--- design/flow/design.v ---
`timescale 1ns / 1ps
module AHB_MASTER(
                     input             Hclk,
                     input             Hresetn,
                     input [1:0]       Htrans,
                     input [31:0]      Haddr,
                     input [31:0]      Hwdata,
                     input [1:0]       Hburst,
                     input             Hwrite, Hsel, Hready,
                     output reg [31:0]  Haddr_temp,
                     output reg [31:0]  Hwdata_temp,
                     output reg        valid,
                     output reg        Hwrite_temp
                 );
parameter [1:0] IDLE     = 2'b00;
parameter [1:0] BUSY     = 2'b01;
parameter [1:0] ADDRESS  = 2'b10;
parameter [1:0] TRANSFER = 2'b11;
(*MARK_DEBUG = "TRUE"*)(*KEEP = "TRUE"*)reg [1:0] present_state;
(*MARK_DEBUG = "TRUE"*)(*KEEP = "TRUE"*)reg [1:0] next_state;
reg [31:0] addr;
reg [31:0] data;
reg [3:0] count;
reg [3:0] count_next;
always @(posedge Hclk) begin
    if (Hresetn == 1'b0) begin
        addr <= 'b0;
        data <= 'b0;
    end else begin
        if(present_state == ADDRESS || present_state == TRANSFER)
        begin
            addr <= Haddr;
            data <= Hwdata;
        end
    end
end
always @(posedge Hclk) begin
    if (Hresetn == 1'b0) begin
        present_state <= IDLE;
        count <= 4'd0;
    end else begin
        present_state <= next_state;
        count <= count_next;
    end
end
always @* begin
    count_next = count;
    case(present_state)
        IDLE: begin
            if (Hsel && Htrans == 2'b01) begin
                next_state = BUSY;
            end else if (Hsel && (Htrans == 2'b10 || Htrans == 2'b11) && Hready) begin
                next_state = ADDRESS;
            end else begin
                next_state = IDLE;
            end
        end
        BUSY: begin
            if (Hsel && Htrans == 2'b10 && Hready) begin
                next_state = ADDRESS;
            end else if ((Hsel && (Htrans == 2'b01)) || (!Hready)) begin
                next_state = BUSY;
            end else begin
                next_state = IDLE;
            end
        end
        ADDRESS: begin
            if (Hsel && (Htrans == 2'b10 || Htrans == 2'b11) && Hready) begin
                next_state = TRANSFER;
            end else if ((Hsel && (Htrans == 2'b01)) || (!Hready)) begin
                next_state = BUSY;
            end else begin
                next_state = IDLE;   
            end
        end
        TRANSFER: begin
            if (!Hsel || Htrans == 2'b00) begin
                next_state = IDLE;
            end else if ((Htrans == 2'b01) || (!Hready)) begin
                next_state = BUSY;
            end else begin
                case (Hburst)
                    2'b00: next_state = ADDRESS;
                    2'b01: next_state = TRANSFER;
                    2'b10: 
                    begin
                        if(count<=3)
                        begin
                            next_state = TRANSFER;
                            count_next = count+1'b1;
                        end
                        else begin
                            next_state = ADDRESS;
                            count_next = 4'd0;
                        end
                    end
                    2'b11: 
                    begin
                        if(count<=7)
                        begin
                            next_state = TRANSFER;
                            count_next = count+1'b1;
                        end
                        else begin
                            next_state = ADDRESS;
                            count_next = 4'd0;
                        end
                    end
                    default: next_state = IDLE;  
                endcase
            end
        end
        default: begin
            next_state = IDLE;  
        end
    endcase
end
always @(posedge Hclk) begin
    case(present_state)
        IDLE: begin
            valid <= 1'b0;
            Haddr_temp  <= 'b0;
            Hwdata_temp <= 'b0;
            Hwrite_temp <= 1'b0; 
        end
        BUSY: begin
            valid <= valid;
            Haddr_temp  <= Haddr_temp;
            Hwdata_temp <= Hwdata_temp;
            Hwrite_temp <= Hwrite_temp; 
        end
        ADDRESS: begin
            valid <= valid;
            Haddr_temp  <= addr;
            if(Hburst == 2'b00)
            begin
                Hwdata_temp <= data;
                Hwrite_temp <= Hwrite;
            end
            else
            begin
                Hwdata_temp <= Hwdata_temp;
                Hwrite_temp <= Hwrite_temp; 
           end
        end
        TRANSFER: begin
            case (Hburst)
                2'b00: begin
                    valid <= 1'b1;
                    Haddr_temp <= Haddr_temp;
                    Hwdata_temp <= data;
                    Hwrite_temp <= Hwrite; 
                end
                2'b01: begin
                    valid <= 1'b1;
                    Haddr_temp <= Haddr_temp + 1'b1;  
                    Hwdata_temp <= data;  
                    Hwrite_temp <= Hwrite;
                end
                2'b10: begin
                    if (Haddr_temp < (Haddr + 4)) begin
                        valid <= 1'b1;
                        Hwdata_temp <= data;
                        Haddr_temp <=  Haddr_temp + 1'b1;
                        Hwrite_temp <= Hwrite;
                    end else begin
                        valid <= 1'b1;
                        Hwdata_temp <= data;
                        Haddr_temp <=  addr;
                        Hwrite_temp <= Hwrite;
                    end
                end
                2'b11: begin
                    if (Haddr_temp < (Haddr + 8)) begin
                        valid <= 1'b1;
                        Hwdata_temp <= data;
                        Haddr_temp <= Haddr_temp + 1'b1;  
                        Hwrite_temp <= Hwrite;
                    end else begin
                        valid <= 1'b1;
                        Hwdata_temp <= data;
                        Haddr_temp <= addr;                
                        Hwrite_temp <= Hwrite;
                    end
                end
                default: begin
                    valid <= 1'b0;
                    Haddr_temp  <= 'b0;
                    Hwdata_temp <= 'b0;
                    Hwrite_temp <= 'b0; 
                end
            endcase
        end
    endcase
end
endmodule
`timescale 1ns / 1ps
module APB_SLAVE(
input Presetn,
input Pclk,
input [32:0] addr_temp,
input [31:0] data_temp,
input [31:0] Prdata,
input transfer,
input Pready,
output reg    Psel,
output reg [31:0] Paddr,
output reg [31:0] Pdata,
output reg [31:0] rdata_temp,
output reg Pwrite,
output reg Penable
);
reg [2:0] present_state, next_state;
parameter idle  = 2'b01;
parameter setup  = 2'b10;
parameter enable = 2'b11;
always@(posedge Pclk)
begin
  if(!Presetn)
     present_state <= idle;
  else
     present_state <= next_state;
end
always@(*)
begin
next_state = idle;
case(present_state)
idle:
   begin
     if(!transfer)
        next_state = idle;
     else
        next_state = setup;
   end
setup:
    begin      
     if(Psel)
     next_state = enable;
     else
     next_state = idle;
    end
enable:
    begin
     if(Psel)
       if(transfer)
         begin
           if(Pready)
             begin
             next_state = setup;
             end
           else 
             next_state = enable;
         end
     else
       next_state = idle;
   end    
endcase
end
always @(posedge Pclk)
begin
if(!Presetn)
begin
 Psel       <= 1'b0;
 Penable    <= 1'b0;
 Paddr      <= 32'b0;
 Pdata      <= 32'b0;
 rdata_temp <= 32'b0;
 Pwrite     <= 1'b0;
end
else
case(present_state)
idle:
begin
 Psel    <= 1'b1;
 Penable <= 1'b0;
end 
setup:
 Penable <= 1'b0;
enable:
     begin
     if(Psel)
       Penable <= 1'b1;
       if(transfer)
         begin
           if(Pready)
             begin
             Paddr <= addr_temp[31:0];
             Pwrite <= addr_temp[32];
              if(addr_temp[32])
               begin
                 Pdata  <= data_temp;
                 rdata_temp  <= 'b0;
               end
               else
               begin
                 Pdata  <= Pdata;
                 rdata_temp  <= Prdata;
               end  
             end 
             end
end
endcase
end
endmodule
module FIFO_SYNC #(
    parameter WIDTH = 32,
    parameter DEPTH = 16,
    parameter AW    = 4
)(
    input                  clk,
    input                  rst,
    input      [WIDTH-1:0] din,
    input                  wr_en,
    input                  rd_en,
    output reg [WIDTH-1:0] dout,
    output                 full,
    output                 empty
);
reg [WIDTH-1:0] mem [0:DEPTH-1];
reg [AW-1:0]    wptr;
reg [AW-1:0]    rptr;
reg [AW:0]      count;
wire do_wr = wr_en && !full;
wire do_rd = rd_en && !empty;
assign full  = (count == DEPTH);
assign empty = (count == 0);
always @(posedge clk) begin
    if (do_wr)
        mem[wptr] <= din;
end
always @(posedge clk) begin
    if (rst) begin
        wptr  <= {AW{1'b0}};
        rptr  <= {AW{1'b0}};
        count <= {(AW+1){1'b0}};
        dout  <= {WIDTH{1'b0}};
    end else begin
        if (do_wr)
            wptr <= wptr + 1'b1;
        if (do_rd) begin
            rptr <= rptr + 1'b1;
            dout <= mem[rptr];
        end
        case ({do_wr, do_rd})
            2'b10:   count <= count + 1'b1;
            2'b01:   count <= count - 1'b1;
            default: count <= count;
        endcase
    end
end
endmodule
`timescale 1ns / 1ps
module FIFO_CONTROL(
                     input Hclk,
                     input Hresetn,
                     input[31:0]  Haddr_temp,
                     input[31:0]  Hwdata_temp,
                     input       valid,
                     input       Hwrite_temp,
                     input       Pready,
                     output [31:0] data_temp,
                     output [32:0] addr_temp,
                     output transfer,
                     output full
    );
    wire resetn,empty_data, wr_en,rd_en,full_data,full_addr,empty_addr;
    wire [32:0] addr_in;
    FIFO_SYNC #(.WIDTH(32)) F1(
  .rst(resetn),                   
  .clk(Hclk),                
  .din(Hwdata_temp),                   
  .wr_en(wr_en),               
  .rd_en(rd_en),               
  .dout(data_temp),                 
  .full(full_data),                 
  .empty(empty_data)               
);
FIFO_SYNC #(.WIDTH(33)) F2 (
  .rst(resetn),                   
  .clk(Hclk),                
  .din(addr_in),                   
  .wr_en(wr_en),               
  .rd_en(rd_en),               
  .dout(addr_temp),                 
  .full(full_addr),                 
  .empty(empty_addr)               
);
assign full     =  full_data || full_addr;
assign transfer = (!empty_data && !empty_addr);
assign wr_en    =  valid && Hwrite_temp;
assign rd_en    =  transfer && Pready ;
assign addr_in  =  {Hwrite_temp, Haddr_temp};
assign resetn   = !Hresetn;
endmodule
`timescale 1ns / 1ps
module TOP_BRIDGE(
   input Hclk, Hresetn,
                     input [1:0]       Htrans,
                     input [31:0]       Haddr,
                     input [31:0]       Hwdata,
                     input [1:0]       Hburst,
                     input             Hwrite,
                     input             Hsel,
                     input             Pready,
                     input [31:0]      Prdata,
                     output Psel,
                     output [31:0] Paddr,
                     output [31:0] Pdata,
                     output [31:0] rdata_temp,
                     output Pwrite,
                     output Penable
    );
                    wire [31:0]  Haddr_temp;
                    wire [31:0]  Hwdata_temp;
                    wire         valid;
                    wire         Hwrite_temp;
                    wire [31:0]  data_temp;
                    wire [32:0]  addr_temp;
                    wire         transfer;
                    wire         full;
                    wire         Hready;
                    assign Hready = !full;
                    AHB_MASTER AS (
                      .Hclk(Hclk),
                      .Hresetn(Hresetn),
                      .Htrans(Htrans),
                      .Haddr(Haddr),
                      .Hwdata(Hwdata),
                      .Hburst(Hburst),
                      .Hwrite(Hwrite), 
                      .Hsel(Hsel), 
                      .Hready(Hready),
                      .Haddr_temp(Haddr_temp),
                      .Hwdata_temp(Hwdata_temp),
                      .valid(valid),
                      .Hwrite_temp(Hwrite_temp)
                    );  
                    FIFO_CONTROL FC (
                      .Hclk(Hclk), 
                      .Hresetn(Hresetn),
                      .Haddr_temp(Haddr_temp),
                      .Hwdata_temp(Hwdata_temp),
                      .valid(valid),
                      .Hwrite_temp(Hwrite_temp),
                      .Pready(Pready),
                     .data_temp(data_temp),
                     .addr_temp(addr_temp),
                     .transfer(transfer),
                     .full(full)
                    );
                    APB_SLAVE AM (
                    .Presetn(Hresetn),
                    .Pclk(Hclk),
                    .addr_temp(addr_temp),
                    .data_temp(data_temp),
                    .Prdata(Prdata),
                    .transfer(transfer),
                    .Pready(Pready),
                    .Psel(Psel),
                    .Paddr(Paddr),
                    .Pdata(Pdata),
                    .rdata_temp(rdata_temp),
                    .Pwrite(Pwrite),
                    .Penable(Penable)
                    );
endmodule
--- design/flow/run.sh ---
#!/bin/bash
# the make line also repeats each setting of config.mk as NAME=value (left out here)
make -C /OpenROAD-flow-scripts/flow DESIGN_CONFIG=/design/flow/config.mk WORK_HOME=/design/flow/orfs CLKGATE_MAP_FILE= finish
--- design/flow/config.mk ---
export PLATFORM = sky130hd
export DESIGN_NAME = TOP_BRIDGE
export DESIGN_NICKNAME = TOP_BRIDGE
export VERILOG_FILES = /design/flow/design.v
export SDC_FILE = /design/flow/constraint.sdc
export NUM_CORES = 4
export LEC_CHECK = 0
export ABC_AREA = 0
export CAP_MARGIN = 5
export CORE_MARGIN = 2
export CORE_UTILIZATION = 70
export CTS_CLUSTER_DIAMETER = 370
export CTS_CLUSTER_SIZE = 20
export GPL_TIMING_DRIVEN = 1
export HOLD_SLACK_MARGIN = -0.1
export SETUP_SLACK_MARGIN = 0.72
export SLEW_MARGIN = 20
--- design/flow/constraint.sdc ---
create_clock -name core_clock -period 2.85 [get_ports {Hclk}]
set_input_delay 0.5700 -clock core_clock [delete_from_list [all_inputs] [get_ports {Hclk}]]
set_output_delay 0.5700 -clock core_clock [all_outputs]
set_load 0.01 [all_outputs]
==> changes_impl.md, run 1 <==
### Physical design

* Max Cap Viol at 0
* Hold Crit Class: primary input to flip-flop
* # rows at 102
* Status: finished with violations
* Ys Warns at 4
* Final Cycle Share at 1.27
* Crit-path max cell delay at 530 ps
* Crit path launch type: primary input
* Routed Antenna Nets at 0
* Synthesized area per cell at 16.8 sq um
* Peak supply drop at 622 uV
* Iter 0 DRT Violations at 4440
* CP required at 3270 ps
* GRT Util Overall at 0.370
* # Cells Yosys at 3271
* Synth Seq Share at 0.700
* Placed Area at 0.0604 sq mm
* Gpl congestion at 0.884
* Max-slew violation count at 0
* Fill cells at 3372
* Lkg Pwr at 22.1 nW
* Cells after synthesis at 3271
* Area fraction in mux cells at 0.133
* CORE AREA at 0.0776 sq mm
* Final core utilization at 0.848
* Area Growth Syn to Fin at 19.5%
* Setup crit end kind: flip-flop
* R2r startpoint: AS.Haddr_temp[15]$_DFFE_PP_
* Final Skew at 50.1 ps
* Die height at 284 um
* Drt total wl at 162 mm
* Mapped Nets at 3461
* Failing Checks: negative setup slack
* # hold bufs at CTS at 0
* Clock Pin Slew Worst Setup and Hold Paths at 100 ps
* CP Launch Point: Haddr[20]
* Endpoints failing setup at 32
* Vias in the first global route at 33600
* Sequential Power Share at 0.623
* Initial core utilization at 0.709
* Cell depth of the worst setup path at 18
* AO/OA Area Share at 0.0473
* Top cells by count: edfxtp_1, nand2_1, mux4_2
* Dominant Register Cell: edfxtp_1
* Antenna violations before repair at 3
* DPL Wire Length at 82.8 mm
* Fmax at 276 MHz
* CTS Buf Count at 78
* Post-Syn Area at 0.0550 sq mm
* DRC at 0
* Ys flops at 1371
* Yosys chip area at 0.0550 sq mm
* Crit Reg-Reg Endpoint: AS.Haddr_temp[6]$_DFFE_PP_
* Post-Layout Cell Count at 4840
* P_comb at 0.911 mW
* Sequential logic power at 21.7 mW
* Vias per cell at 6.92
* Final worst setup slack at -779 ps
* IO buf count at 203
* Die Span X at 284 um
* RSZ-0062 raised after global routing: true
* Dominant comb cell: multiplexers
* First-pass GRT wire length at 218 mm
* Clock sink count at 1371
* Cell internal pwr at 27.4 mW
* CP Class: primary input to flip-flop
* Cell family with most CP delay: buffers and inverters
* Placed cells at 4549
* Critical-path top delay cell: clkdlybuf4s50_1
* Combinational share of power at 0.026
* Hold path cells at 4
* Arr. time, crit path at 4040 ps
* Clock share of power at 0.351
* Buffers & Inverters on Critical Path at 5
* Final net count at 3922
* Clock Tree Buf Depth at 3
* Via count at 33500
* TritonRoute pass-1 iters at 6
* Reg area at 0.0386 sq mm
* Final Hold Fails at 0
* Pin count of the biggest net entering global routing at 84
* Drt wl/cell at 33.6 um
* Worst Path Max Fanout at 8
* Most common cell in the synthesized netlist: edfxtp_1
* Post-synth ARST share at 0
* Reg2Reg Depth at 13
* Rel. slew slack at 0.253
* Final Critical Period at 3630 ps
* Count of tool warnings at 40
* NetSw at 7.45 mW
* Crit path cell chain: clkdlybuf4s50_1 -> nand4_1 -> nor2_2 -> nand3_1 -> nor2_2 -> xnor2_1 -> ha_1 -> nand4_1 -> buf_4 -> nor2_1 -> a22o_1 -> o31a_1 -> o22ai_4 -> o21bai_4 -> buf_6 -> buf_12 -> buf_16 -> o2bb2ai_4
* Simple Share, Synth at 0.0659
* IO Pins at 204
* Gate Area at 0.0169 sq mm
* Flop2flop setup slack at -120 ps
* Setup TNS Final at -21600 ps
* Clock root buffer: clkbuf_16
* Sw frac at 0.214
* Xor+xnor area frac at 0.0167
* Slew @ Worst Pin at 1120 ps
* Area leader, netlist: edfxtp_1
* H-tree levels at 3
* Critical hold path startpoint: Haddr[16]
* Area leader share at 0.603
* CP endpoint: AS.Haddr_temp[6]$_DFFE_PP_
* Post-synth EDFFs at 1106
* P_clk at 12.2 mW
* Clk ins delay skew pair at 690 ps
* Cell area leaders: edfxtp_1, mux4_2, dfxtp_1
* Adder-Cell Fraction of Synth Area at 0.0196
* Die area at 0.0809 sq mm
* Top power group: sequential cells
* Hold Path End: AS.addr[16]$_SDFFE_PN0P_
* Post-route design area at 0.0658 sq mm
* Cell Pwr Density at 529 mW/mm^2
* Gr ovfl total at 0
* CTS tree: done
* Post-synth cell types at 62
repair_timing:
action | 4_1_cts | 5_1_grt
endpoints found under the setup margin | 1181 | 425
pin swaps | 43 | 101
setup buffers | 57 | 39
gates resized | 244 | 219
endpoints found under the hold margin | 0 | 0
cloned | 19 | 28
routing by layer:
| metal | global-route usage | up-vias | wire length (um) |
|---|---|---|---|
| met2 | 0.645 | 2595 | 83600 |
| met3 | 0.0531 | 608 | 16400 |
| met4 | 0.162 | 0 | 10100 |
| met5 | 0 | - | 0 |
| li1 | - | 13500 | - |
| met1 | 0.470 | 16800 | 52300 |
area by class of cell:
type                    instances  area share
clock inverters                 6     0.00150
repair buffers                570      0.0987
diodes                          3    0.000114
clock buffers                 139      0.0338
multi-input cells            1676       0.258
flip-flops and latches       1371       0.586
inverters                      35     0.00230
well taps                    1040      0.0198
per-stage QoR:
step / hold slack, ps / total power [mW] / worst slack, ps
floorplan: 406 / 22.5 / -882
global placement: 437 / 22.9 / -1570
detailed placement: 442 / 22.9 / -1690
CTS: 312 / 34.3 / -701
global route: 337 / 35.4 / -869
finish: 305 / 34.8 / -779
==> inputs of run 2 (changes only) <==
ABC_AREA = unset   (was 0)
CAP_MARGIN = 10   (was 5)
CORE_UTILIZATION = 72   (was 70)
CTS_CLUSTER_DIAMETER = unset   (was 370)
CTS_CLUSTER_SIZE = 38   (was 20)
GPL_TIMING_DRIVEN = unset   (was 1)
HOLD_SLACK_MARGIN = -0.08   (was -0.1)
PLACE_DENSITY = 0.64   (was unset)
SETUP_SLACK_MARGIN = -0.22   (was 0.72)
TNS_END_PERCENT = 5   (was unset)
clock period = 3.0 ns   (was 2.85 ns; I/O delays follow)
==> changes_impl.md, run 2 <==
### Physical design

* Status: finished with violations (unchanged)
* Failing Checks: negative setup slack (unchanged)
* Yosys chip area at 0.0550 sq mm (unchanged)
* Top cells by count: edfxtp_1, nand2_1, mux4_2 (unchanged)
* Area leader share at 0.603 (unchanged)
* TritonRoute pass-1 iters at 6 (unchanged)
* Clock Pin Slew Worst Setup and Hold Paths at 70 ps (was 100 ps)
* Post-Layout Cell Count at 4754 (was 4840)
* Ys flops at 1371 (unchanged)
* Iter 0 DRT Violations at 4786 (was 4440)
* Dominant comb cell: multiplexers (unchanged)
* Combinational share of power at 0.021 (was 0.026)
* First-pass GRT wire length at 230 mm (was 218 mm)
* Drt total wl at 158 mm (was 162 mm)
* Top power group: sequential cells (unchanged)
* Setup crit end kind: flip-flop (unchanged)
* Slew @ Worst Pin at 1190 ps (was 1120 ps)
* Clock Tree Buf Depth at 3 (unchanged)
* DRC at 0 (unchanged)
* Placed cells at 4485 (was 4549)
* Antenna violations before repair at 4 (was 3)
* Adder-Cell Fraction of Synth Area at 0.0196 (unchanged)
* Clock share of power at 0.451 (was 0.351)
* Post-route design area at 0.0650 sq mm (was 0.0658 sq mm)
* Routed Antenna Nets at 0 (unchanged)
* R2r startpoint: FC.F2.count[0]$_SDFFE_PN0P_ (was AS.Haddr_temp[15]$_DFFE_PP_)
* Cell depth of the worst setup path at 19 (was 18)
* Initial core utilization at 0.726 (was 0.709)
* P_clk at 17.6 mW (was 12.2 mW)
* CTS Buf Count at 135 (was 78)
* Die area at 0.0787 sq mm (was 0.0809 sq mm)
* Ys Warns at 4 (unchanged)
* Crit-path max cell delay at 330 ps (was 530 ps)
* Via count at 33400 (was 33500)
* Simple Share, Synth at 0.0659 (unchanged)
* Setup TNS Final at -13210 ps (was -21600 ps)
* Area fraction in mux cells at 0.133 (unchanged)
* H-tree levels at 4 (was 3)
* Dominant Register Cell: edfxtp_1 (unchanged)
* Hold Path End: AS.addr[12]$_SDFFE_PN0P_ (was AS.addr[16]$_SDFFE_PN0P_)
* Critical hold path startpoint: Haddr[12] (was Haddr[16])
* AO/OA Area Share at 0.0473 (unchanged)
* # Cells Yosys at 3271 (unchanged)
* Sequential Power Share at 0.528 (was 0.623)
* Synthesized area per cell at 16.8 sq um (unchanged)
* Flop2flop setup slack at -210 ps (was -120 ps)
* Most common cell in the synthesized netlist: edfxtp_1 (unchanged)
* Cell internal pwr at 30.8 mW (was 27.4 mW)
* Crit path cell chain: buf_8 -> ha_4 -> nand4_4 -> nor4_4 -> and4_4 -> and3_4 -> and2_4 -> buf_12 -> xnor2_1 -> ha_1 -> nand3_1 -> nand2_1 -> a211o_1 -> o31a_1 -> o22ai_4 -> o21bai_4 -> buf_6 -> buf_16 -> a32o_1 (was clkdlybuf4s50_1 -> nand4_1 -> nor2_2 -> nand3_1 -> nor2_2 -> xnor2_1 -> ha_1 -> nand4_1 -> buf_4 -> nor2_1 -> a22o_1 -> o31a_1 -> o22ai_4 -> o21bai_4 -> buf_6 -> buf_12 -> buf_16 -> o2bb2ai_4)
* Xor+xnor area frac at 0.0167 (unchanged)
* Lkg Pwr at 21.2 nW (was 22.1 nW)
* Post-Syn Area at 0.0550 sq mm (unchanged)
* Power Total at 39.1 mW (was 34.8 mW)
* Gr ovfl total at 0 (unchanged)
* Max-slew violation count at 0 (unchanged)
* Cell family with most CP delay: AND-OR/OR-AND gates (was buffers and inverters)
* Area leader, netlist: edfxtp_1 (unchanged)
* CORE AREA at 0.0758 sq mm (was 0.0776 sq mm)
* Hold path cells at 4 (unchanged)
* Final worst setup slack at -426 ps (was -779 ps)
* Clk ins delay skew pair at 750 ps (was 690 ps)
* Endpoints failing setup at 48 (was 32)
* Placed Area at 0.0600 sq mm (was 0.0604 sq mm)
* Cell area leaders: edfxtp_1, mux4_2, dfxtp_1 (unchanged)
* Reg2Reg Depth at 12 (was 13)
* GRT Util Overall at 0.409 (was 0.370)
* Area Growth Syn to Fin at 18.0% (was 19.5%)
* Cell Pwr Density at 601 mW/mm^2 (was 529 mW/mm^2)
* Drt wl/cell at 33.2 um (was 33.6 um)
* Final net count at 3849 (was 3922)
* Die Span X at 280 um (was 284 um)
* Buffers & Inverters on Critical Path at 4 (was 5)
* Gpl congestion at 0.901 (was 0.884)
* Vias in the first global route at 35100 (was 33600)
* CP Class: primary input to flip-flop (unchanged)
* IO Pins at 204 (unchanged)
* Count of tool warnings at 39 (was 40)
* Sw frac at 0.212 (was 0.214)
* Post-synth ARST share at 0 (unchanged)
* Clock sink count at 1371 (unchanged)
* Crit path launch type: primary input (unchanged)
* Hold Crit Class: primary input to flip-flop (unchanged)
* Critical-path top delay cell: o31a_1 (was clkdlybuf4s50_1)
* Mapped Nets at 3461 (unchanged)
* Final Hold Fails at 0 (unchanged)
* Post-synth EDFFs at 1106 (unchanged)
* Max Cap Viol at 0 (unchanged)
* Worst Path Max Fanout at 8 (unchanged)
* Clock root buffer: clkbuf_16 (unchanged)
* Final Cycle Share at 1.14 (was 1.27)
* Cells after synthesis at 3271 (unchanged)
* Die height at 280 um (was 284 um)
* Final Critical Period at 3430 ps
* Sequential logic power at 20.6 mW (was 21.7 mW)
* Synth Seq Share at 0.700 (unchanged)
* NetSw at 8.29 mW (was 7.45 mW)
* # rows at 101 (was 102)
* CP Launch Point: Haddr[3] (was Haddr[20])
* Crit Reg-Reg Endpoint: FC.F2.count[4]$_SDFFE_PN0P_ (was AS.Haddr_temp[6]$_DFFE_PP_)
* Pin count of the biggest net entering global routing at 95 (was 84)
* CP required at 3480 ps (was 3270 ps)
* DPL Wire Length at 83.8 mm (was 82.8 mm)
* Peak supply drop at 713 uV (was 622 uV)
* RSZ-0062 raised after global routing: true (unchanged)
* IO buf count at 203 (unchanged)
* CP endpoint: AS.Haddr_temp[1]$_DFFE_PP_ (was AS.Haddr_temp[6]$_DFFE_PP_)
* Arr. time, crit path at 3910 ps (was 4040 ps)
* Final Skew at 34.4 ps (was 50.1 ps)
* CTS tree: done (unchanged)
* P_comb at 0.824 mW (was 0.911 mW)
* WHS at 307 ps (was 305 ps)
* Fmax at 292 MHz
* Rel. slew slack at 0.202 (was 0.253)
* Post-synth cell types at 62 (unchanged)
* Vias per cell at 7.03 (was 6.92)
-- run 2: timing repair --
action / in CTS / in global routing
hold buffers: 0 / 0
pin swaps: 18 / 18
setup endpoints to repair: 33 / 33
buffers inserted: 8 / 4
cloned: 3 / 1
gates resized: 74 / 37
-- run 2: through the flow --
step	util	setup WS (ps)
final	0.857	-426
after global routing	0.857	-558
after CTS	0.855	-588
after detailed placement	0.791	-1590
after global placement	0.791	-1490
after floorplan	-	-859
-- run 2: layout make-up --
class                           instances  area, sq um
Tap cell                              978         1220
Sequential cell                      1371        38500
Fill cell                            3010        10900
Timing Repair Buffer                  441         4360
Clock buffer                          184         3830
Inverter                               35          131
Clock inverter                         66          716
Multi-Input combinational cell       1675        16100
Antenna cell                            4         10.0
-- run 2: layer usage --
layer | routed length, um | part of all wire | GRT usage
met2 | 81200 | 0.51 | 0.698
met4 | 10100 | 0.064 | 0.232
met1 | 50900 | 0.32 | 0.495
met5 | 13 | 0.000082 | 0
met3 | 15900 | 0.10 | 0.0759
==> inputs of run 3 (changes only) <==
CAP_MARGIN = 20   (was 10)
CTS_CLUSTER_SIZE = unset   (was 38)
HOLD_SLACK_MARGIN = unset   (was -0.08)
PLACE_DENSITY = 0.39   (was 0.64)
SETUP_SLACK_MARGIN = unset   (was -0.22)
TNS_END_PERCENT = unset   (was 5)
clock period = 4.54 ns   (was 3.0 ns; I/O delays follow)
==> changes_impl.md, run 3 <==
### Physical design

* Area leader, netlist: edfxtp_1 (unchanged)
* Via count at 32500 (was 33400)
* Clock root buffer: clkbuf_16 (unchanged)
* Hold Path End: AM.rdata_temp[6]$_SDFFE_PN0P_ (was AS.addr[12]$_SDFFE_PN0P_)
* DPL Wire Length at 78.5 mm (was 83.8 mm)
* Post-Layout Cell Count at 4652 (was 4754)
* Iter 0 DRT Violations at 3998 (was 4786)
* Gr ovfl total at 0 (unchanged)
* Post-synth ARST share at 0 (unchanged)
* Area leader share at 0.603 (unchanged)
* Mapped Nets at 3461 (unchanged)
* Fmax at 227 MHz
* Post-synth EDFFs at 1106 (unchanged)
* Top cells by count: edfxtp_1, nand2_1, mux4_2 (unchanged)
* Placed Area at 0.0590 sq mm (was 0.0600 sq mm)
* Vias in the first global route at 34200 (was 35100)
* # Cells Yosys at 3271 (unchanged)
* Cell area leaders: edfxtp_1, mux4_2, dfxtp_1 (unchanged)
* Ys Warns at 4 (unchanged)
* Cells after synthesis at 3271 (unchanged)
* Combinational share of power at 0.018 (was 0.021)
* Cell family with most CP delay: simple AND/OR/NAND/NOR gates (was AND-OR/OR-AND gates)
* Flop2flop setup slack at 1180 ps (was -210 ps)
* Synthesized area per cell at 16.8 sq um (unchanged)
* Xor+xnor area frac at 0.0167 (unchanged)
* Adder-Cell Fraction of Synth Area at 0.0196 (unchanged)
* H-tree levels at 4 (unchanged)
* Endpoints failing setup at 0 (was 48)
* Peak supply drop at 392 uV (was 713 uV)
* Max Cap Viol at 0 (unchanged)
* Final Hold Fails at 0 (unchanged)
* Post-route design area at 0.0636 sq mm (was 0.0650 sq mm)
* Pin count of the biggest net entering global routing at 147 (was 95)
* Setup crit end kind: flip-flop (unchanged)
* CP endpoint: AS.Haddr_temp[1]$_DFFE_PP_ (unchanged)
* Crit path launch type: primary input (unchanged)
* NetSw at 5.42 mW (was 8.29 mW)
* Cell depth of the worst setup path at 18 (was 19)
* TritonRoute pass-1 iters at 6 (unchanged)
* Diode count at 0 (was 4)
* Final Cycle Share at 0.969 (was 1.14)
* # hold bufs at CTS at 0 (unchanged)
* P_clk at 11.5 mW (was 17.6 mW)
* Buffers & Inverters on Critical Path at 2 (was 4)
* Ys flops at 1371 (unchanged)
* Clock share of power at 0.449 (was 0.451)
* Sequential logic power at 13.6 mW (was 20.6 mW)
* CP required at 5020 ps (was 3480 ps)
* R2r startpoint: AS.Hwrite_temp$_SDFFCE_PN0P_ (was FC.F2.count[0]$_SDFFE_PN0P_)
* Post-Syn Area at 0.0550 sq mm (unchanged)
* Area fraction in mux cells at 0.133 (unchanged)
* Initial core utilization at 0.726 (unchanged)
* Critical-path top delay cell: clkdlybuf4s50_1 (was o31a_1)
* Final net count at 3755 (was 3849)
* Worst slack, placed at -607 ps (was -1590 ps)
* AO/OA Area Share at 0.0473 (unchanged)
* Status: no timing/DRC/antenna violations (was finished with violations)
* P_comb at 0.473 mW (was 0.824 mW)
* Yosys chip area at 0.0550 sq mm (unchanged)
* Lkg Pwr at 20.5 nW (was 21.2 nW)
* Slew @ Worst Pin at 1160 ps (was 1190 ps)
* Top power group: sequential cells (unchanged)
* Crit Reg-Reg Endpoint: FC.F1.count[4]$_SDFFE_PN0P_ (was FC.F2.count[4]$_SDFFE_PN0P_)
* Cell Pwr Density at 403 mW/mm^2 (was 601 mW/mm^2)
* Sequential Power Share at 0.532 (was 0.528)
* First-pass GRT wire length at 221 mm (was 230 mm)
* Most common cell in the synthesized netlist: edfxtp_1 (unchanged)
* Final Skew at 32.8 ps (was 34.4 ps)
* IO Pins at 204 (unchanged)
* Synth Seq Share at 0.700 (unchanged)
* Die height at 280 um (unchanged)
* Drt wl/cell at 32.3 um (was 33.2 um)
* Clk ins delay skew pair at 740 ps (was 750 ps)
* Dominant Register Cell: edfxtp_1 (unchanged)
* CORE AREA at 0.0758 sq mm (unchanged)
* Drt total wl at 150 mm (was 158 mm)
* Vias per cell at 6.99 (was 7.03)
* Routed Antenna Nets at 0 (unchanged)
* Die area at 0.0787 sq mm (unchanged)
* Cell internal pwr at 20.2 mW (was 30.8 mW)
* Die Span X at 280 um (unchanged)
* Arr. time, crit path at 4880 ps (was 3910 ps)
* Dominant comb cell: multiplexers (unchanged)
* Critical hold path startpoint: AM.rdata_temp[6]$_SDFFE_PN0P_ (was Haddr[12])
* Antenna violations before repair at 1 (was 4)
* Gpl congestion at 0.876 (was 0.901)
* Most Frequent Cell on Critical Path: ha_1
* Area Growth Syn to Fin at 15.5% (was 18.0%)
* Post-synth cell types at 62 (unchanged)
* Simple Share, Synth at 0.0659 (unchanged)
* CP Class: primary input to flip-flop (unchanged)
* Max-slew violation count at 0 (unchanged)
* Hold Crit Class: flip-flop to flip-flop (was primary input to flip-flop)
* CTS Buf Count at 134 (was 135)
* GRT Util Overall at 0.392 (was 0.409)
* CTS tree: done (unchanged)
* Setup TNS Final at 0 ps (was -13210 ps)
* Crit-path max cell delay at 490 ps (was 330 ps)
* Clock Pin Slew Worst Setup and Hold Paths at 60 ps (was 70 ps)
* CP Launch Point: Haddr[3] (unchanged)
* Clock Tree Buf Depth at 3 (unchanged)
* Count of tool warnings at 38 (was 39)
* Clock sink count at 1371 (unchanged)
* Crit path cell chain: clkdlybuf4s50_1 -> ha_1 -> nand4_4 -> nor4_4 -> and4_4 -> and3_1 -> and2_4 -> nand3_1 -> xor2_1 -> ha_1 -> nand4_1 -> nor3_2 -> a22o_1 -> o31a_1 -> o22ai_4 -> o21bai_4 -> clkbuf_16 -> a32o_1 (was buf_8 -> ha_4 -> nand4_4 -> nor4_4 -> and4_4 -> and3_4 -> and2_4 -> buf_12 -> xnor2_1 -> ha_1 -> nand3_1 -> nand2_1 -> a211o_1 -> o31a_1 -> o22ai_4 -> o21bai_4 -> buf_6 -> buf_16 -> a32o_1)
* Final Critical Period at 4400 ps
* Rel. slew slack at 0.226 (was 0.202)
* Worst Path Max Fanout at 16 (was 8)
* Hold path cells at 2 (was 4)
* Sw frac at 0.211 (was 0.212)
* Final worst setup slack at 140 ps (was -426 ps)
* Reg2Reg Depth at 11 (was 12)
* Placed cells at 4404 (was 4485)
* IO buf count at 203 (unchanged)
* WHS at 453 ps (was 307 ps)
* DRC at 0 (unchanged)
* # rows at 101 (unchanged)
==> run 3: what timing repair did <==
action	CTS	global route
setup endpoints to repair	0	32
setup buffers	0	1
hold endpoints to repair	0	0
gates resized	0	11
==> run 3: through the flow <==
step,power [mW],utilization
3_3_place_gp,14.3,0.778
5_1_grt,26.0,0.838
2_1_floorplan,14.1,-
4_1_cts,25.6,0.837
6_report,25.6,0.838
3_5_place_dp,14.4,0.778
==> run 3: cell type report <==
| cell class | instances | area [sq um] |
|---|---|---|
| clock buffers | 194 | 3830 |
| clock inverters | 51 | 646 |
| fillers | 3204 | 12300 |
| inverters | 35 | 131 |
| multi-input cells | 1675 | 15900 |
| flip-flops and latches | 1371 | 38500 |
| well taps | 978 | 1220 |
| repair buffers | 348 | 3300 |
==> run 3: layer usage <==
layer  wire length, um  GRT usage  vias to the layer above
li1                  -          -                    13200
met4              8550      0.212                        2
met3             13800     0.0675                      563
met2             78100      0.669                     2344
met5                13          0                        -
met1             49800      0.482                    16500
==> inputs of run 4 (changes only) <==
CORE_UTILIZATION = 70   (was 72)
CTS_CLUSTER_SIZE = 39   (was unset)
PLACE_DENSITY = unset   (was 0.39)
SETUP_SLACK_MARGIN = 1.02   (was unset)
clock period = 3.43 ns   (was 4.54 ns; I/O delays follow)
==> changes_impl.md, run 4 <==
### Physical design

* GRT Util Overall at 0.378 (was 0.392)
* Final net count at 3856 (was 3755)
* Drt total wl at 153 mm (was 150 mm)
* AO/OA Area Share at 0.0473 (unchanged)
* Pin count of the biggest net entering global routing at 91 (was 147)
* Dominant Register Cell: edfxtp_1 (unchanged)
* Clock Pin Slew Worst Setup and Hold Paths at 60 ps (about the same)
* Max-slew violation count at 0 (unchanged)
* Dominant comb cell: multiplexers (unchanged)
* Most common cell in the synthesized netlist: edfxtp_1 (unchanged)
* Final Critical Period at 3730 ps
* Final worst setup slack at -299 ps (was 140 ps)
* DPL Wire Length at 78.9 mm (was 78.5 mm)
* Post-synth ARST share at 0 (unchanged)
* Ys flops at 1371 (unchanged)
* Clock root buffer: clkbuf_16 (unchanged)
* Peak supply drop at 695 uV (was 392 uV)
* Initial core utilization at 0.709 (was 0.726)
* Count of tool warnings at 39 (was 38)
* Crit Reg-Reg Endpoint: AS.Haddr_temp[10]$_DFFE_PP_ (was FC.F1.count[4]$_SDFFE_PN0P_)
* Area fraction in mux cells at 0.133 (unchanged)
* Critical hold path startpoint: Haddr[7] (was AM.rdata_temp[6]$_SDFFE_PN0P_)
* Flop2flop setup slack at 180 ps (was 1180 ps)
* NetSw at 7.23 mW (was 5.42 mW)
* Endpoints failing setup at 32 (was 0)
* Iter 0 DRT Violations at 4118 (was 3998)
* Buffers & Inverters on Critical Path at 5 (was 2)
* P_clk at 15.2 mW (was 11.5 mW)
* Post-synth cell types at 62 (unchanged)
* Crit path launch type: primary input (unchanged)
* Post-synth EDFFs at 1106 (unchanged)
* Arr. time, crit path at 4210 ps (was 4880 ps)
* Clock sink count at 1371 (unchanged)
* Synthesized area per cell at 16.8 sq um (unchanged)
* Drt wl/cell at 31.8 um (was 32.3 um)
* Clock Tree Buf Depth at 3 (unchanged)
* Synth Seq Share at 0.700 (unchanged)
* Most Frequent Cell on Critical Path: buf_6 (was ha_1)
* Gr ovfl total at 0 (unchanged)
* Die height at 284 um (was 280 um)
* TritonRoute pass-1 iters at 6 (unchanged)
* Area leader, netlist: edfxtp_1 (unchanged)
* CTS tree: done (unchanged)
* Sequential logic power at 18.0 mW (was 13.6 mW)
* Area leader share at 0.603 (unchanged)
* Final Cycle Share at 1.09 (was 0.969)
* Die Span X at 284 um (was 280 um)
* Final core utilization at 0.847 (was 0.838)
* Setup crit end kind: flip-flop (unchanged)
* IO buf count at 203 (unchanged)
* Setup TNS Final at -7690 ps (was 0 ps)
* Gpl congestion at 0.873 (was 0.876)
* Antenna violations before repair at 1 (unchanged)
* Die area at 0.0809 sq mm (was 0.0787 sq mm)
* Cells after synthesis at 3271 (unchanged)
* P_comb at 0.744 mW (was 0.473 mW)
* CP required at 3910 ps (was 5020 ps)
* Hold Crit Class: primary input to flip-flop (was flip-flop to flip-flop)
* Failing Checks: negative setup slack
* Final Skew at 26.8 ps (was 32.8 ps)
* Clk ins delay skew pair at 740 ps (about the same)
* Post-Syn Area at 0.0550 sq mm (unchanged)
* Via count at 32900 (was 32500)
* Top power group: sequential cells (unchanged)
* # Cells Yosys at 3271 (unchanged)
* CP Class: primary input to flip-flop (unchanged)
* CORE AREA at 0.0776 sq mm (was 0.0758 sq mm)
* Rel. slew slack at 0.351 (was 0.226)
* Yosys chip area at 0.0550 sq mm (unchanged)
* Slew @ Worst Pin at 973 ps (was 1160 ps)
* Routed Antenna Nets at 0 (unchanged)
* Area Growth Syn to Fin at 19.4% (was 15.5%)
* CP Launch Point: Haddr[3] (unchanged)
* Fmax at 268 MHz
* Combinational share of power at 0.022 (was 0.018)
* Xor+xnor area frac at 0.0167 (unchanged)
* CP endpoint: AS.Haddr_temp[10]$_DFFE_PP_ (was AS.Haddr_temp[1]$_DFFE_PP_)
* Clock share of power at 0.448 (was 0.449)
* Worst slack, placed at -1310 ps (was -607 ps)
* CTS Buf Count at 134 (unchanged)
* R2r startpoint: AS.Haddr_temp[31]$_DFFE_PP_ (was AS.Hwrite_temp$_SDFFCE_PN0P_)
* IO Pins at 204 (unchanged)
* Crit path cell chain: buf_8 -> ha_4 -> nand4_4 -> nor4_4 -> and4_4 -> and3_4 -> and2_4 -> nand3_2 -> xor2_1 -> ha_1 -> buf_6 -> a211o_1 -> o31a_1 -> o22ai_4 -> o21bai_4 -> buf_6 -> buf_12 -> buf_16 -> o2bb2ai_4 (was clkdlybuf4s50_1 -> ha_1 -> nand4_4 -> nor4_4 -> and4_4 -> and3_1 -> and2_4 -> nand3_1 -> xor2_1 -> ha_1 -> nand4_1 -> nor3_2 -> a22o_1 -> o31a_1 -> o22ai_4 -> o21bai_4 -> clkbuf_16 -> a32o_1)
* H-tree levels at 4 (unchanged)
* Sw frac at 0.213 (was 0.211)
* Critical-path top delay cell: o31a_1 (was clkdlybuf4s50_1)
* Cell Pwr Density at 517 mW/mm^2 (was 403 mW/mm^2)
* First-pass GRT wire length at 222 mm (was 221 mm)
* WHS at 431 ps (was 453 ps)
* RSZ-0062 raised after global routing: true
* Mapped Nets at 3461 (unchanged)
* # rows at 102 (was 101)
* Simple Share, Synth at 0.0659 (unchanged)
* # hold bufs at CTS at 0 (unchanged)
* Reg2Reg Depth at 10 (was 11)
* Cell area leaders: edfxtp_1, mux4_2, dfxtp_1 (unchanged)
* DRC at 0 (unchanged)
* Cell depth of the worst setup path at 19 (was 18)
* Lkg Pwr at 21.3 nW (was 20.5 nW)
* Adder-Cell Fraction of Synth Area at 0.0196 (unchanged)
* Vias in the first global route at 34400 (was 34200)
* Crit-path max cell delay at 340 ps (was 490 ps)
* Cell internal pwr at 26.7 mW (was 20.2 mW)
* Max Cap Viol at 0 (unchanged)
* Status: finished with violations (was no timing/DRC/antenna violations)
* Worst Path Max Fanout at 8 (was 16)
* Sequential Power Share at 0.530 (was 0.532)
* Final Hold Fails at 0 (unchanged)
* Top cells by count: edfxtp_1, nand2_1, mux4_2 (unchanged)
* Hold path cells at 4 (was 2)
* Ys Warns at 4 (unchanged)
* Cell family with most CP delay: AND-OR/OR-AND gates (was simple AND/OR/NAND/NOR gates)
* Hold Path End: AS.addr[7]$_SDFFE_PN0P_ (was AM.rdata_temp[6]$_SDFFE_PN0P_)
* Vias per cell at 6.83 (was 6.99)
-- run 4: per-stage QoR --
step	power, mW	std cells	cell area [sq um]
floorplan	18.7	3271	55500
global route	34.5	4815	65700
CTS	33.9	4791	65200
detailed placement	19.0	4510	59900
global placement	19.0	4510	59900
finish	34.0	4816	65700
-- run 4: what timing repair did --
action,in CTS,in global routing
pin swaps,52,44
hold endpoints to repair,0,0
buffers inserted,31,22
setup endpoints to repair,959,88
gates resized,143,50
cloned,5,2
-- run 4: per-layer routing --
metal | track usage | wire (um) | up-vias
met3 | 0.0620 | 14400 | 489
met5 | 0 | 0 | -
li1 | - | - | 13400
met4 | 0.168 | 7630 | 0
met1 | 0.470 | 50200 | 16600
met2 | 0.660 | 80900 | 2351
-- run 4: final cells by class --
cell class                      count  area [sq um]
Sequential cell                  1371         38600
Multi-Input combinational cell   1675         16700
Fill cell                        3345         11900
Timing Repair Buffer              449          4590
Clock buffer                      171          3630
Tap cell                         1040          1300
Clock inverter                     74           816
Inverter                           35           146
Antenna cell                        1          2.50
==> inputs of run 5 (changes only) <==
ABC_AREA = 0   (was unset)
CTS_CLUSTER_DIAMETER = 370   (was unset)
CTS_CLUSTER_SIZE = 20   (was 39)
GPL_TIMING_DRIVEN = 1   (was unset)
HOLD_SLACK_MARGIN = 0.25   (was unset)
SETUP_SLACK_MARGIN = -0.17   (was 1.02)
clock period = 2.56 ns   (was 3.43 ns; I/O delays follow)
==> changes_impl.md, run 5 <==
### Physical design

* Peak supply drop at 805 uV (was 695 uV)
* Final core utilization at 0.819 (was 0.847)
* Slew @ Worst Pin at 667 ps (was 973 ps)
* Final Skew at 19.4 ps (was 26.8 ps)
* Clock Tree Buf Depth at 3 (unchanged)
* CP endpoint: AS.Haddr_temp[5]$_DFFE_PP_ (was AS.Haddr_temp[10]$_DFFE_PP_)
* Post-synth cell types at 62 (unchanged)
* RSZ-0062 raised after global routing: true (unchanged)
* Adder-Cell Fraction of Synth Area at 0.0196 (unchanged)
* Simple Share, Synth at 0.0659 (unchanged)
* Crit Reg-Reg Endpoint: AS.Haddr_temp[5]$_DFFE_PP_ (was AS.Haddr_temp[10]$_DFFE_PP_)
* R2r startpoint: AS.Haddr_temp[13]$_DFFE_PP_ (was AS.Haddr_temp[31]$_DFFE_PP_)
* CTS Buf Count at 78 (was 134)
* Area leader, netlist: edfxtp_1 (unchanged)
* Drt total wl at 138 mm (was 153 mm)
* Arr. time, crit path at 4010 ps (was 4210 ps)
* Crit path cell chain: clkdlybuf4s15_2 -> ha_1 -> and3_4 -> and3_4 -> nand3_2 -> nor4_4 -> buf_4 -> nand4_1 -> xor2_1 -> ha_1 -> a21o_1 -> a211o_1 -> a21oi_2 -> o211ai_1 -> o22ai_4 -> o21bai_4 -> buf_6 -> clkbuf_16 -> o2bb2ai_2 (was buf_8 -> ha_4 -> nand4_4 -> nor4_4 -> and4_4 -> and3_4 -> and2_4 -> nand3_2 -> xor2_1 -> ha_1 -> buf_6 -> a211o_1 -> o31a_1 -> o22ai_4 -> o21bai_4 -> buf_6 -> buf_12 -> buf_16 -> o2bb2ai_4)
* Cell area leaders: edfxtp_1, mux4_2, dfxtp_1 (unchanged)
* Final Critical Period at 3630 ps
* Hold Path End: AS.addr[3]$_SDFFE_PN0P_ (was AS.addr[7]$_SDFFE_PN0P_)
* Area fraction in mux cells at 0.133 (unchanged)
* Endpoints failing setup at 33 (was 32)
* AO/OA Area Share at 0.0473 (unchanged)
* Sw frac at 0.201 (was 0.213)
* Critical-path top delay cell: a211o_1 (was o31a_1)
* Diode count at 0 (was 1)
* Final Cycle Share at 1.42 (was 1.09)
* GR peak layer: met2 (unchanged)
* Cells after synthesis at 3271 (unchanged)
* Final worst setup slack at -1070 ps (was -299 ps)
* Most common cell in the synthesized netlist: edfxtp_1 (unchanged)
* DPL Wire Length at 81.1 mm (was 78.9 mm)
* # Cells Yosys at 3271 (unchanged)
* Critical hold path startpoint: Haddr[3] (was Haddr[7])
* NetSw at 7.68 mW (was 7.23 mW)
* Met1 Resource Use GR at 0.447 (was 0.470)
* Setup crit end kind: flip-flop (unchanged)
* Iter 0 DRT Violations at 3511 (was 4118)
* Post-synth ARST share at 0 (unchanged)
* CTS tree: done (unchanged)
* IO Pins at 204 (unchanged)
* Flop2flop setup slack at -440 ps (was 180 ps)
* Worst slack, placed at -1980 ps (was -1310 ps)
* CP Launch Point: Haddr[2] (was Haddr[3])
* H-tree levels at 3 (was 4)
* Pin count of the biggest net entering global routing at 68 (was 91)
* Clock sink count at 1371 (unchanged)
* Clk ins delay skew pair at 650 ps (was 740 ps)
* Worst Path Max Fanout at 8 (unchanged)
* Synthesized area per cell at 16.8 sq um (unchanged)
* Cell internal pwr at 30.4 mW (was 26.7 mW)
* Lkg Pwr at 20.3 nW (was 21.3 nW)
* CORE AREA at 0.0776 sq mm (unchanged)
* Hold path cells at 4 (unchanged)
* GRT Util Overall at 0.349 (was 0.378)
* Clock Pin Slew Worst Setup and Hold Paths at 100 ps (was 60 ps)
* P_comb at 0.959 mW (was 0.744 mW)
* Clock root buffer: clkbuf_16 (unchanged)
* Die Span X at 284 um (unchanged)
* Initial core utilization at 0.709 (unchanged)
* Reg2Reg Depth at 10 (unchanged)
* Gr ovfl total at 0 (unchanged)
* Mapped Nets at 3461 (unchanged)
* Area leader share at 0.603 (unchanged)
* Gpl congestion at 0.903 (was 0.873)
* Dominant comb cell: multiplexers (unchanged)
* Sequential logic power at 24.1 mW (was 18.0 mW)
* Cell depth of the worst setup path at 19 (unchanged)
* Final net count at 3826 (was 3856)
* Antenna violations before repair at 2 (was 1)
* Top cells by count: edfxtp_1, nand2_1, mux4_2 (unchanged)
* Vias in the first global route at 33000 (was 34400)
* Yosys chip area at 0.0550 sq mm (unchanged)
* First-pass GRT wire length at 207 mm (was 222 mm)
* Placed cells at 4572 (was 4510)
* Status: finished with violations (unchanged)
* Crit-path max cell delay at 330 ps (was 340 ps)
* Ys flops at 1371 (unchanged)
* Vias per cell at 6.60 (was 6.83)
* Failing Checks: negative setup slack (unchanged)
* Post-Layout Cell Count at 4740 (was 4816)
* Final Hold Fails at 0 (unchanged)
* Dominant Register Cell: edfxtp_1 (unchanged)
* Crit path launch type: primary input (unchanged)
* Post-Syn Area at 0.0550 sq mm (unchanged)
* Area Growth Syn to Fin at 15.5% (was 19.4%)
* Synth Seq Share at 0.700 (unchanged)
* P_clk at 13.0 mW (was 15.2 mW)
* Post-synth EDFFs at 1106 (unchanged)
* Met2 Use GR at 0.623 (was 0.660)
* DRC at 0 (unchanged)
* Sequential Power Share at 0.633 (was 0.530)
* Rel. slew slack at 0.554 (was 0.351)
* Hold Crit Class: primary input to flip-flop (unchanged)
* Cell family with most CP delay: AND-OR/OR-AND gates (unchanged)
* Clock share of power at 0.342 (was 0.448)
* # rows at 102 (unchanged)
* Die area at 0.0809 sq mm (unchanged)
* Met3 Track Usage GR at 0.0376 (was 0.0620)
* IO buf count at 203 (unchanged)
* Top power group: sequential cells (unchanged)
* Buffers & Inverters on Critical Path at 4 (was 5)
* Max-slew violation count at 0 (unchanged)
* Xor+xnor area frac at 0.0167 (unchanged)
* Combinational share of power at 0.025 (was 0.022)
* Cell Pwr Density at 599 mW/mm^2 (was 517 mW/mm^2)
* TritonRoute pass-1 iters at 5 (was 6)
* CP Class: primary input to flip-flop (unchanged)
* Ys Warns at 4 (unchanged)
* Routed Antenna Nets at 0 (unchanged)
* CP required at 2950 ps (was 3910 ps)
* Via count at 31300 (was 32900)
* Fmax at 276 MHz
* Die height at 284 um (unchanged)
* Count of tool warnings at 39 (unchanged)
* Max Cap Viol at 0 (unchanged)
* Drt wl/cell at 29.2 um (was 31.8 um)
-- run 5: cell type report --
type                            instances  area [sq um]
Clock buffer                          140          2250
Clock inverter                          4          52.6
Fill cell                            3843         14000
Inverter                               35           131
Multi-Input combinational cell       1675         16300
Sequential cell                      1371         38500
Tap cell                             1040          1300
Timing Repair Buffer                  475          5020
-- run 5: metal layers --
layer	part of all wire	up-vias
li1	-	13300
met1	0.35	16000
met2	0.54	1692
met3	0.077	326
met4	0.038	2
met5	0.000058	-
-- run 5: stage by stage --
stage          TNS (ps)  instance area [sq um]  power, mW  hold WS (ps)
2_1_floorplan    -41100                  55400       25.0           406
3_3_place_gp     -58140                  60700       25.5           437
3_5_place_dp     -62520                  60700       25.5           445
4_1_cts          -29590                  63300       38.1           267
5_1_grt          -35310                  63600       38.9           291
6_report         -32640                  63600       38.1           301
-- run 5: timing repair --
item / in CTS / in global routing
setup buffers: 12 / 7
hold buffers: 0 / 0
cloned: 4 / 2
endpoints found under the setup margin: 32 / 34
gates resized: 79 / 32
pin swaps: 33 / 19
==> inputs of run 6 (changes only) <==
ABC_AREA = unset   (was 0)
CORE_UTILIZATION = 72   (was 70)
CTS_CLUSTER_DIAMETER = unset   (was 370)
CTS_CLUSTER_SIZE = unset   (was 20)
GPL_TIMING_DRIVEN = unset   (was 1)
HOLD_SLACK_MARGIN = unset   (was 0.25)
PLACE_DENSITY_LB_ADDON = 0.0   (was unset)
SETUP_SLACK_MARGIN = 1.69   (was -0.17)
clock period = 6.22 ns   (was 2.56 ns; I/O delays follow)
==> changes_impl.md, run 6 <==
### Physical design

* Status: no timing/DRC/antenna violations (was finished with violations)
* GRT Util Overall at 0.375 (was 0.349)
* Iter 0 DRT Violations at 3816 (was 3511)
* AO/OA Area Share at 0.0473 (unchanged)
* Pin count of the biggest net entering global routing at 132 (was 68)
* RSZ-0062 raised after global routing: false (was true)
* Cells after synthesis at 3271 (unchanged)
* Combinational share of power at 0.017 (was 0.025)
* Critical hold path startpoint: FC.F1.dout[1]$_SDFFE_PN0P_ (was Haddr[3])
* DPL Wire Length at 75.8 mm (was 81.1 mm)
* Cell internal pwr at 14.6 mW (was 30.4 mW)
* CP Class: primary input to flip-flop (unchanged)
* Area leader share at 0.603 (unchanged)
* Crit path launch type: primary input (unchanged)
* Clock Pin Slew Worst Setup and Hold Paths at 60 ps (was 100 ps)
* Clock sink count at 1371 (unchanged)
* Final Skew at 23.8 ps (was 19.4 ps)
* Routed Antenna Nets at 0 (unchanged)
* # rows at 101 (was 102)
* Sequential logic power at 9.96 mW (was 24.1 mW)
* IO Pins at 204 (unchanged)
* NetSw at 3.90 mW (was 7.68 mW)
* Yosys chip area at 0.0550 sq mm (unchanged)
* Drt total wl at 144 mm (was 138 mm)
* P_comb at 0.313 mW
* Lkg Pwr at 20.1 nW (was 20.3 nW)
* CP endpoint: AS.Haddr_temp[11]$_DFFE_PP_ (was AS.Haddr_temp[5]$_DFFE_PP_)
* Synth Seq Share at 0.700 (unchanged)
* Rel. slew slack at 0.268 (was 0.554)
* Vias in the first global route at 33100 (was 33000)
* Via count at 31600 (was 31300)
* Antenna violations before repair at 2 (unchanged)
* Gpl congestion at 0.866 (was 0.903)
* CTS tree: done (unchanged)
* DRC at 0 (unchanged)
* Cell family with most CP delay: simple AND/OR/NAND/NOR gates (was AND-OR/OR-AND gates)
* Hold path cells at 2 (was 4)
* Met2 Use GR at 0.648 (was 0.623)
* P_clk at 8.23 mW (was 13.0 mW)
* Ys Warns at 4 (unchanged)
* Dominant Register Cell: edfxtp_1 (unchanged)
* Cell depth of the worst setup path at 18 (was 19)
* Flop2flop setup slack at 2240 ps (was -440 ps)
* Met3 Track Usage GR at 0.0631 (was 0.0376)
* Placed Area at 0.0583 sq mm (was 0.0607 sq mm)
* Die area at 0.0787 sq mm (was 0.0809 sq mm)
* Top cells by count: edfxtp_1, nand2_1, mux4_2 (unchanged)
* Final Cycle Share at 0.705 (was 1.42)
* Sequential Power Share at 0.538 (was 0.633)
* Simple Share, Synth at 0.0659 (unchanged)
* Sw frac at 0.211 (was 0.201)
* WHS at 454 ps (was 301 ps)
* Cell area leaders: edfxtp_1, mux4_2, dfxtp_1 (unchanged)
* Setup crit end kind: flip-flop (unchanged)
* Most common cell in the synthesized netlist: edfxtp_1 (unchanged)
* Final Critical Period at 4390 ps
* Drt wl/cell at 31.5 um (was 29.2 um)
* Post-synth EDFFs at 1106 (unchanged)
* Slew @ Worst Pin at 1100 ps (was 667 ps)
* TritonRoute pass-1 iters at 7 (was 5)
* Initial core utilization at 0.726 (was 0.709)
* Die height at 280 um (was 284 um)
* Reg2Reg Depth at 15 (was 10)
* Hold Path End: FC.F1.dout[1]$_SDFFE_PN0P_ (was AS.addr[3]$_SDFFE_PN0P_)
* Max Cap Viol at 0 (unchanged)
* Clk ins delay skew pair at 750 ps (was 650 ps)
* Post-synth ARST share at 0 (unchanged)
* Crit-path max cell delay at 380 ps (was 330 ps)
* Xor+xnor area frac at 0.0167 (unchanged)
* Peak supply drop at 286 uV (was 805 uV)
* Buffers & Inverters on Critical Path at 3 (was 4)
* Die Span X at 280 um (was 284 um)
* Ys flops at 1371 (unchanged)
* Vias per cell at 6.89 (was 6.60)
* R2r startpoint: FC.F2.count[0]$_SDFFE_PN0P_ (was AS.Haddr_temp[13]$_DFFE_PP_)
* Worst Path Max Fanout at 15 (was 8)
* Count of tool warnings at 36 (was 39)
* CTS Buf Count at 133 (was 78)
* Post-route design area at 0.0629 sq mm (was 0.0636 sq mm)
* Final net count at 3685 (was 3826)
* CP required at 6710 ps (was 2950 ps)
* Post-Syn Area at 0.0550 sq mm (unchanged)
* Adder-Cell Fraction of Synth Area at 0.0196 (unchanged)
* Synthesized area per cell at 16.8 sq um (unchanged)
* H-tree levels at 4 (was 3)
* Gr ovfl total at 0 (unchanged)
* Area fraction in mux cells at 0.133 (unchanged)
* Final Hold Fails at 0 (unchanged)
* GR peak layer: met2 (unchanged)
* IO buf count at 203 (unchanged)
* Endpoints failing setup at 0 (was 33)
* Area Growth Syn to Fin at 14.3% (was 15.5%)
* Clock Tree Buf Depth at 3 (unchanged)
* Fmax at 228 MHz
* # Cells Yosys at 3271 (unchanged)
* Critical-path top delay cell: dlygate4sd2_1 (was a211o_1)
* Mapped Nets at 3461 (unchanged)
* Arr. time, crit path at 4870 ps (was 4010 ps)
* CORE AREA at 0.0758 sq mm (was 0.0776 sq mm)
* Clock root buffer: clkbuf_16 (unchanged)
* Max-slew violation count at 0 (unchanged)
* Crit Reg-Reg Endpoint: FC.F2.count[4]$_SDFFE_PN0P_ (was AS.Haddr_temp[5]$_DFFE_PP_)
* Clock share of power at 0.445 (was 0.342)
* Dominant comb cell: multiplexers (unchanged)
* Diode count at 0 (unchanged)
* Met1 Resource Use GR at 0.468 (was 0.447)
* Crit path cell chain: dlygate4sd2_1 -> nand4_4 -> nor4_4 -> and4_4 -> and3_4 -> and2_4 -> nand3_1 -> xor2_1 -> ha_1 -> nand4_1 -> nor3_2 -> a22o_1 -> o31a_1 -> o22ai_4 -> o21bai_4 -> buf_4 -> buf_16 -> o2bb2ai_1 (was clkdlybuf4s15_2 -> ha_1 -> and3_4 -> and3_4 -> nand3_2 -> nor4_4 -> buf_4 -> nand4_1 -> xor2_1 -> ha_1 -> a21o_1 -> a211o_1 -> a21oi_2 -> o211ai_1 -> o22ai_4 -> o21bai_4 -> buf_6 -> clkbuf_16 -> o2bb2ai_2)
* Hold Crit Class: flip-flop to flip-flop (was primary input to flip-flop)
* Top power group: sequential cells (unchanged)
* Post-synth cell types at 62 (unchanged)
* Cell Pwr Density at 294 mW/mm^2 (was 599 mW/mm^2)
* Setup TNS Final at 0 ps (was -32640 ps)
* First-pass GRT wire length at 212 mm (was 207 mm)
* CP Launch Point: Haddr[11] (was Haddr[2])
* Area leader, netlist: edfxtp_1 (unchanged)
==> run 6: repair_timing <==
item,4_1_cts,5_1_grt
gates resized,39,24
pin swaps,7,6
setup buffers,4,3
setup endpoints to repair,32,31
gates cloned,2,0
hold buffers,0,0
==> run 6: final cells by class <==
class | count | area (sq um)
clock inverter | 54 | 578
tap | 978 | 1220
sequential | 1371 | 38500
clock buffer | 189 | 3820
timing repair buffer | 279 | 2690
fill | 3497 | 12900
inverter | 35 | 131
multi-input combinational | 1675 | 15900
==> run 6: routing by layer <==
layer  part of all wire  wire length, um
met4              0.050             7140
met2               0.52            75100
met3              0.094            13600
met1               0.33            48300
met5           0.000062                9
==> run 6: metrics by stage <==
stage	util	cells	worst slack [ps]	total power, mW
final	0.830	4581	1830	18.5
after global routing	0.830	4581	1690	18.8
after CTS	0.829	4577	1700	18.5
after detailed placement	0.769	4328	313	10.5
after global placement	0.769	4328	472	10.4
after floorplan	-	3271	1700	10.3
==> inputs of run 7 (changes only) <==
ABC_AREA = 1   (was unset)
CTS_CLUSTER_DIAMETER = 358   (was unset)
CTS_CLUSTER_SIZE = 26   (was unset)
PLACE_DENSITY_LB_ADDON = 0.2   (was 0.0)
SETUP_SLACK_MARGIN = 0.71   (was 1.69)
clock period = 2.67 ns   (was 6.22 ns; I/O delays follow)
==> changes_impl.md, run 7 <==
### Physical design

* Status: finished with violations (was no timing/DRC/antenna violations)
* Failing Checks: negative setup slack
* Post-Syn Area at 0.0564 sq mm (was 0.0550 sq mm)
* Ys Warns at 4 (unchanged)
* Clock Pin Slew Worst Setup and Hold Paths at 100 ps (was 60 ps)
* Clock root buffer: clkbuf_16 (unchanged)
* Yosys chip area at 0.0564 sq mm (was 0.0550 sq mm)
* Max-slew violation count at 0 (unchanged)
* Crit Reg-Reg Endpoint: AS.Haddr_temp[12]$_DFFE_PP_ (was FC.F2.count[4]$_SDFFE_PN0P_)
* Critical hold path startpoint: Haddr[11] (was FC.F1.dout[1]$_SDFFE_PN0P_)
* # rows at 102 (was 101)
* Gpl congestion at 0.935 (was 0.866)
* Setup crit end kind: flip-flop (unchanged)
* Cell internal pwr at 28.2 mW (was 14.6 mW)
* P_comb at 1.92 mW (was 0.313 mW)
* R2r startpoint: AS.Haddr_temp[7]$_DFFE_PP_ (was FC.F2.count[0]$_SDFFE_PN0P_)
* P_clk at 10.8 mW (was 8.23 mW)
* Die area at 0.0806 sq mm (was 0.0787 sq mm)
* Cell depth of the worst setup path at 23 (was 18)
* Hold path cells at 4 (was 2)
* Vias per cell at 7.05 (was 6.89)
* Max Cap Viol at 0 (unchanged)
* Iter 0 DRT Violations at 8523 (was 3816)
* Final Critical Period at 3160 ps
* Cell area leaders: edfxtp_1, dfxtp_1, o21ai_0 (was edfxtp_1, mux4_2, dfxtp_1)
* Clock Tree Buf Depth at 3 (unchanged)
* Combinational share of power at 0.053 (was 0.017)
* CTS tree: done (unchanged)
* Dominant Register Cell: edfxtp_1 (unchanged)
* Hold Path End: AS.addr[11]$_SDFFE_PN0P_ (was FC.F1.dout[1]$_SDFFE_PN0P_)
* Setup TNS Final at -11400 ps (was 0 ps)
* IO Pins at 204 (unchanged)
* Worst slack, placed at -1470 ps (was 313 ps)
* Most common cell in the synthesized netlist: edfxtp_1 (unchanged)
* Synthesized area per cell at 11.1 sq um (was 16.8 sq um)
* Peak supply drop at 685 uV (was 286 uV)
* Crit path launch type: primary input (unchanged)
* Endpoints failing setup at 32 (was 0)
* Placed cells at 6290 (was 4328)
* NetSw at 8.06 mW (was 3.90 mW)
* Area leader, netlist: edfxtp_1 (unchanged)
* Die Span X at 284 um (was 280 um)
* Final Skew at 44.0 ps (was 23.8 ps)
* Drt wl/cell at 28.9 um (was 31.5 um)
* Post-Layout Cell Count at 6558 (was 4581)
* Gr ovfl total at 0 (unchanged)
* Most Frequent Cell on Critical Path: nand2_1
* CP endpoint: AS.Haddr_temp[12]$_DFFE_PP_ (was AS.Haddr_temp[11]$_DFFE_PP_)
* Final Hold Fails at 0 (unchanged)
* Cells after synthesis at 5063 (was 3271)
* First-pass GRT wire length at 243 mm (was 212 mm)
* Cell family with most CP delay: simple AND/OR/NAND/NOR gates (unchanged)
* Ys flops at 1371 (unchanged)
* TritonRoute pass-1 iters at 12 (was 7)
* Slew @ Worst Pin at 789 ps (was 1100 ps)
* Highest routed metal layer: met5 (unchanged)
* DPL Wire Length at 90.8 mm (was 75.8 mm)
* Cell Pwr Density at 537 mW/mm^2 (was 294 mW/mm^2)
* CTS Buf Count at 58 (was 133)
* Top cells by count: edfxtp_1, nor2_1, o21ai_0 (was edfxtp_1, nand2_1, mux4_2)
* Post-synth cell types at 42 (was 62)
* CP Class: primary input to flip-flop (unchanged)
* Rel. slew slack at 0.474 (was 0.268)
* Placed Area at 0.0620 sq mm (was 0.0583 sq mm)
* Post-synth EDFFs at 1106 (unchanged)
* Dominant comb cell: AND-OR/OR-AND gates (was multiplexers)
* Hold Crit Class: primary input to flip-flop (was flip-flop to flip-flop)
* Area fraction in mux cells at 0 (was 0.133)
* Clk ins delay skew pair at 710 ps (was 750 ps)
* Arr. time, crit path at 3600 ps (was 4870 ps)
* Wl on met1 at 59.0 mm (was 48.3 mm)
* Clock sink count at 1371 (unchanged)
* Final worst setup slack at -485 ps (was 1830 ps)
* Clock share of power at 0.299 (was 0.445)
* # Cells Yosys at 5063 (was 3271)
* Vias in the first global route at 41600 (was 33100)
* Adder-Cell Fraction of Synth Area at 0.0191 (was 0.0196)
* Met3 wire length at 32.4 mm (was 13.6 mm)
* CORE AREA at 0.0775 sq mm (was 0.0758 sq mm)
* Flop2flop setup slack at -70 ps (was 2240 ps)
* DRC at 0 (unchanged)
* Reg2Reg Depth at 16 (was 15)
* Lkg Pwr at 24.7 nW (was 20.1 nW)
* CP Launch Point: Haddr[16] (was Haddr[11])
* # hold bufs at CTS at 0 (unchanged)
* Top power group: sequential cells (unchanged)
* Area Growth Syn to Fin at 19.5% (was 14.3%)
* Count of tool warnings at 43 (was 36)
* GRT Util Overall at 0.398 (was 0.375)
* Final net count at 5658 (was 3685)
* Sequential Power Share at 0.648 (was 0.538)
* H-tree levels at 2 (was 4)
* Sw frac at 0.223 (was 0.211)
* Die height at 284 um (was 280 um)
* Crit-path max cell delay at 380 ps (about the same)
* Sequential logic power at 23.5 mW (was 9.96 mW)
* Final core utilization at 0.870 (was 0.830)
* Antenna violations before repair at 5 (was 2)
* Mapped Nets at 5253 (was 3461)
* Xor+xnor area frac at 0.0106 (was 0.0167)
* Worst Path Max Fanout at 6 (was 15)
* Area leader share at 0.589 (was 0.603)
run 7: routing by layer:
metal | vias up | track usage
met4 | 6 | 0.176
met1 | 21400 | 0.544
met3 | 1187 | 0.0974
met2 | 4782 | 0.615
li1 | 18900 | -
met5 | - | 0
run 7: through the flow:
step,power [mW],hold WS [ps]
global route,36.8,261
global placement,25.4,440
floorplan,24.7,406
finish,36.2,247
detailed placement,25.5,445
CTS,35.5,240
run 7: repair_timing:
action | 4_1_cts | 5_1_grt
pin swaps | 84 | 107
resized | 362 | 323
cloned | 14 | 42
hold endpoints to repair | 0 | 0
endpoints found under the setup margin | 1314 | 471
setup buffers | 50 | 52
run 7: final cells by class:
type | instances | area (sq um) | share of cell area
Inverter | 293 | 1220 | 0.0181
Clock inverter | 4 | 71.3 | 0.00106
Multi-Input combinational cell | 3088 | 17200 | 0.256
Timing Repair Buffer | 650 | 7320 | 0.109
Clock buffer | 104 | 1620 | 0.0241
Sequential cell | 1371 | 38600 | 0.572
Timing Repair inverter | 6 | 70.1 | 0.00104
Tap cell | 1040 | 1300 | 0.0193
Antenna cell | 2 | 5.00 | 0.0000742
Power is estimated from default activity; no workload was simulated.
